Setup of try-amber:
// fir
module fir(
	input			clk_100k,
	input			rst_n,
	input 	signed [8:0]	samp_in,
	output 	signed [8:0]	fir_out	
);
==> flow/config.mk <==
export PLATFORM = sky130hd
export DESIGN_NAME = fir
export DESIGN_NICKNAME = fir
export VERILOG_FILES = /design/flow/design.v
export SDC_FILE = /design/flow/constraint.sdc
export NUM_CORES = 4
export LEC_CHECK = 0
export CAP_MARGIN = 35
export CORE_MARGIN = 5
export CORE_UTILIZATION = 62
export CTS_CLUSTER_DIAMETER = 248
export CTS_CLUSTER_SIZE = 99
export PLACE_DENSITY = 0.6
export SETUP_SLACK_MARGIN = 0.42
export SLEW_MARGIN = 20
==> flow/constraint.sdc <==
create_clock -name core_clock -period 16.0 [get_ports {clk_100k}]
set_input_delay 3.2000 -clock core_clock [delete_from_list [all_inputs] [get_ports {clk_100k}]]
set_output_delay 3.2000 -clock core_clock [all_outputs]
set_load 0.01 [all_outputs]
run.sh (not shown) runs the stock make flow with config.mk's settings and CLKGATE_MAP_FILE=.
--- input diff try-amber..try-delta ---
Settings: CTS_CLUSTER_SIZE no longer set, was 99; PLACE_DENSITY no longer set, was 0.6; CAP_MARGIN now 20, was 35; GPL_ROUTABILITY_DRIVEN now 0, previously not set; SETUP_SLACK_MARGIN no longer set, was 0.42; CTS_CLUSTER_DIAMETER now 235, was 248; CORE_MARGIN now 2, was 5; CORE_UTILIZATION now 40, was 62; MAX_ROUTING_LAYER now met4, previously not set.
### Flow results
Comparing try-amber and try-delta, the lower fill cell total of the finished layout was measured on try-amber.
When try-delta is set beside try-amber, its post-route cell area turns out to be about 0.8% larger.
In try-delta the post-CTS setup buffer count turned out 22 lower than in try-amber.
Wire length of the first global-routing pass: try-delta vs try-amber, no meaningful difference
Compared with try-amber, try-delta has less setup slack.
Here is what was changed in the inputs of try-willow compared with try-delta.
Settings: setting CELL_PAD_IN_SITES_GLOBAL_PLACEMENT to 3 for the first time; setting TNS_END_PERCENT to 90 for the first time; changing CORE_UTILIZATION from 40 to 33; setting GPL_TIMING_DRIVEN to 1 for the first time; changing CAP_MARGIN from 20 to 15; setting CTS_CLUSTER_SIZE to 40 for the first time; setting CORE_ASPECT_RATIO to 1.59 for the first time; changing CTS_CLUSTER_DIAMETER from 235 to 156; setting HOLD_SLACK_MARGIN to 0.09 for the first time; setting PLACE_DENSITY_LB_ADDON to 0.17 for the first time.
==> results <==
Per the comparison of try-willow with try-delta, number of buffers and inverters on the critical path lower; number of clock buffers in the layout climbed 1. Tally of filler cells in the layout ends up higher on try-willow. ~same total via count after detailed routing in try-delta and try-willow. Going from try-delta to try-willow, Yosys chip area about even, final area rose 2.1%, via density per instance fell 6.7%, well tap count rose 22%. In the metrics for try-delta and try-willow, the one carrying the lower setup slack is try-delta.
#### Input delta (try-zinc over try-willow)
Settings: changing CTS_CLUSTER_DIAMETER from 156 to 248; removing GPL_ROUTABILITY_DRIVEN (formerly 0); removing TNS_END_PERCENT (formerly 90); changing CAP_MARGIN from 15 to 0; changing CORE_MARGIN from 2 to 5; changing CTS_CLUSTER_SIZE from 40 to 99; setting PLACE_DENSITY to 0.6 for the first time; changing HOLD_SLACK_MARGIN from 0.09 to 0.24; changing CORE_UTILIZATION from 33 to 65; removing CORE_ASPECT_RATIO (formerly 1.59); removing CELL_PAD_IN_SITES_GLOBAL_PLACEMENT (formerly 3); setting SETUP_SLACK_MARGIN to 0.42 for the first time; removing PLACE_DENSITY_LB_ADDON (formerly 0.17); removing MAX_ROUTING_LAYER (formerly met4); removing GPL_TIMING_DRIVEN (formerly 1).
Findings:
Per the final summary, try-zinc finished and its layout is clean on timing, DRC and antenna. Any difference in sequential-to-total area share from yosys stat between try-willow and try-zinc is small enough to ignore. A launch point of the worst path of samp[11][1] is what try-willow shows, while samp[11][0] belongs to try-zinc. Endpoint of the worst setup timing path = fir_out[8]: try-willow; endpoint of the worst setup timing path = fir_out[7]: try-zinc. Of try-willow and try-zinc, the higher sequential share of layout area belongs to try-zinc. As far as chip area line of the yosys report goes, try-zinc and try-willow are indistinguishable; the numbers are identical. Relative to try-willow, the met2 capacity usage during global routing of try-zinc is higher by 7.1 points.


fir again, from the RTL that the note above started with.
// fir
module fir(
	input			clk_100k,
	input			rst_n,
	input 	signed [8:0]	samp_in,
	output 	signed [8:0]	fir_out	
);
wire	signed [15:0]	b[0:20];
reg	signed [8:0]	samp[0:20]; 
wire signed [24:0]	mult[0:20];
wire signed [33:0]	sum;
assign b[0] = 16'h0312;
assign b[1] = 16'h03F8;
assign b[2] = 16'h0694;
assign b[3] = 16'h0AAD;
assign b[4] = 16'h0FE6;
assign b[5] = 16'h15BC;
assign b[6] = 16'h1B9F;
assign b[7] = 16'h20F9;
assign b[8] = 16'h2539;
assign b[9] = 16'h27F6;
assign b[10] = 16'h28E9;
assign b[11] = 16'h27F6;
assign b[12] = 16'h2539;
assign b[13] = 16'h20F9;
assign b[14] = 16'h1B9F;
assign b[15] = 16'h15BC;
assign b[16] = 16'h0FE6;
assign b[17] = 16'h0AAD;
assign b[18] = 16'h0694;
assign b[19] = 16'h03F8;
assign b[20] = 16'h0312;
integer i;
always @(posedge clk_100k or negedge rst_n) begin
	if(!rst_n) begin
		for(i=20;i>=0;i=i-1)begin
			samp[i] <= 0;
		end
	end
	else begin  
		for(i=20;i>0;i=i-1)begin
			samp[i] <= samp[i-1];
		end
		samp[0] <= samp_in;
	end
end
genvar j;
for(j=0;j<=20;j=j+1)begin
	assign mult[j] = $signed(samp[j])*$signed(b[j]);
end
assign sum = mult[0]+mult[1]+mult[2]+mult[3]+mult[4]+mult[5]+mult[6]+mult[7]+mult[8]+mult[9]+mult[10]+mult[11]+mult[12]+mult[13]+mult[14]+mult[15]+mult[16]+mult[17]+mult[18]+mult[19]+mult[20];
assign fir_out = sum[24:16];
endmodule
clock: 14.6 ns
lec_check: 0
abc_area: 1
cap_margin: 20
cell_pad_in_sites_detail_placement: 1
cell_pad_in_sites_global_placement: 0
core_aspect_ratio: 1.35
core_margin: 2
core_utilization: 17
gpl_routability_driven: 0
max_routing_layer: met5
place_density: 0.66
setup_slack_margin: 2.34
slew_margin: 40
The first run completed, yet does not pass: negative setup slack.
Next try:
- ABC_AREA: 1 -> not set
- CAP_MARGIN: 20 -> 15
- CELL_PAD_IN_SITES_DETAIL_PLACEMENT: 1 -> not set
- CELL_PAD_IN_SITES_GLOBAL_PLACEMENT: 0 -> not set
- CORE_ASPECT_RATIO: 1.35 -> not set
- CORE_UTILIZATION: 17 -> 72
- GPL_ROUTABILITY_DRIVEN: 0 -> not set
- MAX_ROUTING_LAYER: met5 -> not set
- PLACE_DENSITY: 0.66 -> not set
- SETUP_SLACK_MARGIN: 2.34 -> -0.89
- SLEW_MARGIN: 40 -> 20
- clock period: 14.6 -> 13.4 ns (I/O delays scaled with it)
Result:
- The changed run completed, yet does not pass: negative setup slack
- die area falls by well over a third
Next try:
- CAP_MARGIN: 15 -> 20
- CORE_UTILIZATION: 72 -> 40
- SETUP_SLACK_MARGIN: -0.89 -> not set
- clock period: 13.4 -> 15.8 ns (I/O delays scaled with it)
The new run passed the timing, design-rule and antenna checks.
Worst hold slack is better by 15 ps.
Routed wire length falls by 14%.
Global-route usage falls by 22 points.
Cell area falls by 6.1%.
Area after synthesis is unchanged.
Next try:
- CAP_MARGIN: 20 -> 15
- CORE_UTILIZATION: 40 -> 72
- SETUP_SLACK_MARGIN: not set -> -0.94
- clock period: 15.8 -> 13.4 ns (I/O delays scaled with it)
With this change the flow produced a layout that fails on negative setup slack.
Setup slack degrades by 1900 ps.
Non-clock buffer count went up by 619.
Final area is higher by 6.5%.


Setup of v12:
Starting RTL as in the previous note.
Design fir, start of the top module:
module fir(
	input			clk_100k,
	input			rst_n,
	input 	signed [8:0]	samp_in,
	output 	signed [8:0]	fir_out	
);
wire	signed [15:0]	b[0:20];
reg	signed [8:0]	samp[0:20]; 
wire signed [24:0]	mult[0:20];
wire signed [33:0]	sum;
assign b[0] = 16'h0312;
assign b[1] = 16'h03F8;
assign b[2] = 16'h0694;
assign b[3] = 16'h0AAD;
assign b[4] = 16'h0FE6;
assign b[5] = 16'h15BC;
assign b[6] = 16'h1B9F;
assign b[7] = 16'h20F9;
assign b[8] = 16'h2539;
assign b[9] = 16'h27F6;
assign b[10] = 16'h28E9;
assign b[11] = 16'h27F6;
assign b[12] = 16'h2539;
assign b[13] = 16'h20F9;
assign b[14] = 16'h1B9F;
assign b[15] = 16'h15BC;
assign b[16] = 16'h0FE6;
assign b[17] = 16'h0AAD;
assign b[18] = 16'h0694;
assign b[19] = 16'h03F8;
assign b[20] = 16'h0312;
integer i;
always @(posedge clk_100k or negedge rst_n) begin
	if(!rst_n) begin
		for(i=20;i>=0;i=i-1)begin
			samp[i] <= 0;
		end
	end
	else begin  
		for(i=20;i>0;i=i-1)begin
			samp[i] <= samp[i-1];
		end
		samp[0] <= samp_in;
	end
end
genvar j;
for(j=0;j<=20;j=j+1)begin
	assign mult[j] = $signed(samp[j])*$signed(b[j]);
end
assign sum = mult[0]+mult[1]+mult[2]+mult[3]+mult[4]+mult[5]+mult[6]+mult[7]+mult[8]+mult[9]+mult[10]+mult[11]+mult[12]+mult[13]+mult[14]+mult[15]+mult[16]+mult[17]+mult[18]+mult[19]+mult[20];
assign fir_out = sum[24:16];
endmodule
export LEC_CHECK = 0
export ABC_AREA = 1
export CAP_MARGIN = 20
export CORE_MARGIN = 2
export CORE_UTILIZATION = 72
export MAX_ROUTING_LAYER = met4
export SETUP_SLACK_MARGIN = 0.4
export SLEW_MARGIN = 20
create_clock -name core_clock -period 4.56 [get_ports {clk_100k}]
Finished, but not clean: v12, with negative setup slack.
For v15, these inputs were changed with respect to v12:
-- flow/config.mk --
<<< v12, line 11
export CORE_UTILIZATION = 72
export MAX_ROUTING_LAYER = met4
export SETUP_SLACK_MARGIN = 0.4
export SLEW_MARGIN = 20
>>> v15, line 11
export CORE_UTILIZATION = 72
export CTS_CLUSTER_DIAMETER = 223
export MAX_ROUTING_LAYER = met4
export SETUP_SLACK_MARGIN = 1.29
export SLEW_MARGIN = 20
==> flow/constraint.sdc <==
create_clock -name core_clock -period 13.1 [get_ports {clk_100k}]
set_input_delay 2.6200 -clock core_clock [delete_from_list [all_inputs] [get_ports {clk_100k}]]
set_output_delay 2.6200 -clock core_clock [all_outputs]
set_load 0.01 [all_outputs]
## What came out
In v15 the implementation ran to completion but is not tape-out ready, as the final checks report negative setup slack.
Going from v12 to v15, final wirelength shrinks by 65 mm.
As far as clock buffer count goes, v15 and v12 are indistinguishable; the numbers are identical.
A classification of the worst-slack hold path of input pin to async pin is what v12 shows, while register to register belongs to v15.
Final cycle utilization of the critical path delta for v15 relative to v12: 200 points lower
The clock transition time at the flip-flop clock pins of the worst setup and hold paths of v12 and that of v15 are within noise of each other.
Changes in v24 relative to v15:
==> flow/config.mk <==
export PLATFORM = sky130hd
export DESIGN_NAME = fir
export DESIGN_NICKNAME = fir
export VERILOG_FILES = /design/flow/design.v
export SDC_FILE = /design/flow/constraint.sdc
export NUM_CORES = 4
export LEC_CHECK = 0
export CAP_MARGIN = 20
export CORE_MARGIN = 2
export CORE_UTILIZATION = 43
export SLEW_MARGIN = 20
==> flow/constraint.sdc <==
create_clock -name core_clock -period 15.8 [get_ports {clk_100k}]
set_input_delay 3.1600 -clock core_clock [delete_from_list [all_inputs] [get_ports {clk_100k}]]
set_output_delay 3.1600 -clock core_clock [all_outputs]
set_load 0.01 [all_outputs]
==> results <==
Per the final summary, v24 finished and its layout is clean on timing, DRC and antenna. Arrival time of the worst setup path on v24 is up relative to v15. Compared with v15, netlist area before placement in v24 decreased slightly. The standard cells in v24 occupy less silicon area than those in v15 do.
Modified inputs, v14 compared to v24
-- flow/config.mk --
<<< v24, line 7
export LEC_CHECK = 0
export CAP_MARGIN = 20
export CORE_MARGIN = 2
export CORE_UTILIZATION = 43
export SLEW_MARGIN = 20
>>> v14, line 7
export LEC_CHECK = 0
export ABC_AREA = 1
export CAP_MARGIN = 15
export CORE_MARGIN = 2
export CORE_UTILIZATION = 72
export CTS_CLUSTER_DIAMETER = 221
export SETUP_SLACK_MARGIN = 1.1
export SLEW_MARGIN = 20
==> flow/constraint.sdc <==
create_clock -name core_clock -period 13.4 [get_ports {clk_100k}]
set_input_delay 2.6800 -clock core_clock [delete_from_list [all_inputs] [get_ports {clk_100k}]]
set_output_delay 2.6800 -clock core_clock [all_outputs]
set_load 0.01 [all_outputs]
[summary]
Status v14: flow complete, layout not clean - negative setup slack. Diff v14 and v24: final area lower in v24. Side by side, worst slack after detailed placement turned out lower in v14 than in v24. Taking v24 as the reference, in v14 part of the cycle the worst path needs rose by 9.9 points; cell count after synthesis rose by 411.


Setup of run 1:
fir again, from the RTL that the note above started with.
clock: 13.4 ns
lec_check: 0
cap_margin: 20
core_margin: 2
core_utilization: 66
setup_slack_margin: 3.56
slew_margin: 20
Status run 1: flow complete, layout not clean - negative setup slack
> inputs changed (run 1 -> run 2)
--- a/flow/config.mk
+++ b/flow/config.mk
@@ -6,7 +6,9 @@
 export NUM_CORES = 4
 export LEC_CHECK = 0
-export CAP_MARGIN = 20
+export ABC_AREA = 1
+export CAP_MARGIN = 15
 export CORE_MARGIN = 2
-export CORE_UTILIZATION = 66
-export SETUP_SLACK_MARGIN = 3.56
+export CORE_UTILIZATION = 72
+export CTS_CLUSTER_DIAMETER = 396
+export SETUP_SLACK_MARGIN = 1.1
 export SLEW_MARGIN = 20
==> flow/constraint.sdc <==
create_clock -name core_clock -period 12.6 [get_ports {clk_100k}]
set_input_delay 2.5200 -clock core_clock [delete_from_list [all_inputs] [get_ports {clk_100k}]]
set_output_delay 2.5200 -clock core_clock [all_outputs]
set_load 0.01 [all_outputs]
Findings:
Multi-input gate count was higher in the run labelled run 2. Run 2 vs. run 1: hold buffer count at cts was more or less identical; wire length increased 8.6%; non-clock buffer count moved up. Run 2 -> stages 100% | layout checks FAIL | negative setup slack. Run 1 vs run 2, start point of the critical path: samp[11][4] vs samp[4][0].
The inputs of run 3 differ from those of run 2 as listed below.
--- a/flow/config.mk
+++ b/flow/config.mk
@@ -7,8 +7,6 @@
 export LEC_CHECK = 0
 export ABC_AREA = 1
-export CAP_MARGIN = 15
+export CAP_MARGIN = 20
 export CORE_MARGIN = 2
 export CORE_UTILIZATION = 72
-export CTS_CLUSTER_DIAMETER = 396
-export SETUP_SLACK_MARGIN = 1.1
 export SLEW_MARGIN = 20
==> flow/constraint.sdc <==
create_clock -name core_clock -period 24.7 [get_ports {clk_100k}]
set_input_delay 4.9400 -clock core_clock [delete_from_list [all_inputs] [get_ports {clk_100k}]]
set_output_delay 4.9400 -clock core_clock [all_outputs]
set_load 0.01 [all_outputs]
==> comparison <==
Run 3 has completed all stages; timing, DRC and antenna checks passed.
The number of detailed-routing iterations run before antenna repair of run 3 falls short of that of run 2 by 1.
The total routed wirelength of run 3 was superior to that of run 2.
In the metrics for run 2 and run 3, the one carrying the lower number of gates resized after cts is run 3.
The area after detailed placement number comes out lower for run 3 vs run 2.
Relative to run 3, the following input files were edited for run 4:
--- a/flow/config.mk
+++ b/flow/config.mk
@@ -7,6 +7,8 @@
 export LEC_CHECK = 0
 export ABC_AREA = 1
-export CAP_MARGIN = 20
+export CAP_MARGIN = 15
 export CORE_MARGIN = 2
 export CORE_UTILIZATION = 72
+export CTS_CLUSTER_DIAMETER = 396
+export SETUP_SLACK_MARGIN = -0.56
 export SLEW_MARGIN = 20
==> flow/constraint.sdc <==
create_clock -name core_clock -period 11.9 [get_ports {clk_100k}]
set_input_delay 2.3800 -clock core_clock [delete_from_list [all_inputs] [get_ports {clk_100k}]]
set_output_delay 2.3800 -clock core_clock [all_outputs]
set_load 0.01 [all_outputs]
==> comparison <==
- Status run 4: flow complete, layout not clean - negative setup slack
- Run 4 ended up with a higher routed wire length than run 3 did.
- Run 4 against run 3: amount of wire on met2 after detailed routing has increased, slack of the critical path went down by 9030 ps.
- Cell type of the slowest stage on the worst timing path = sky130_fd_sc_hd__fa_1: run 3; cell type of the slowest stage on the worst timing path = sky130_fd_sc_hd__fa_2: run 4
- Sort run 3 and run 4 by setup fix buffers added after clock tree synthesis asc -> top: run 3
- Delta(maximum fanout along the worst path, run 4 - run 3) < 0
- Capturing instance or port of the critical path = fir_out[7]: run 3; capturing instance or port of the critical path = fir_out[8]: run 4
- Measured against each other, run 3 and run 4 differ in data required time of the critical path, the higher figure coming from run 3.
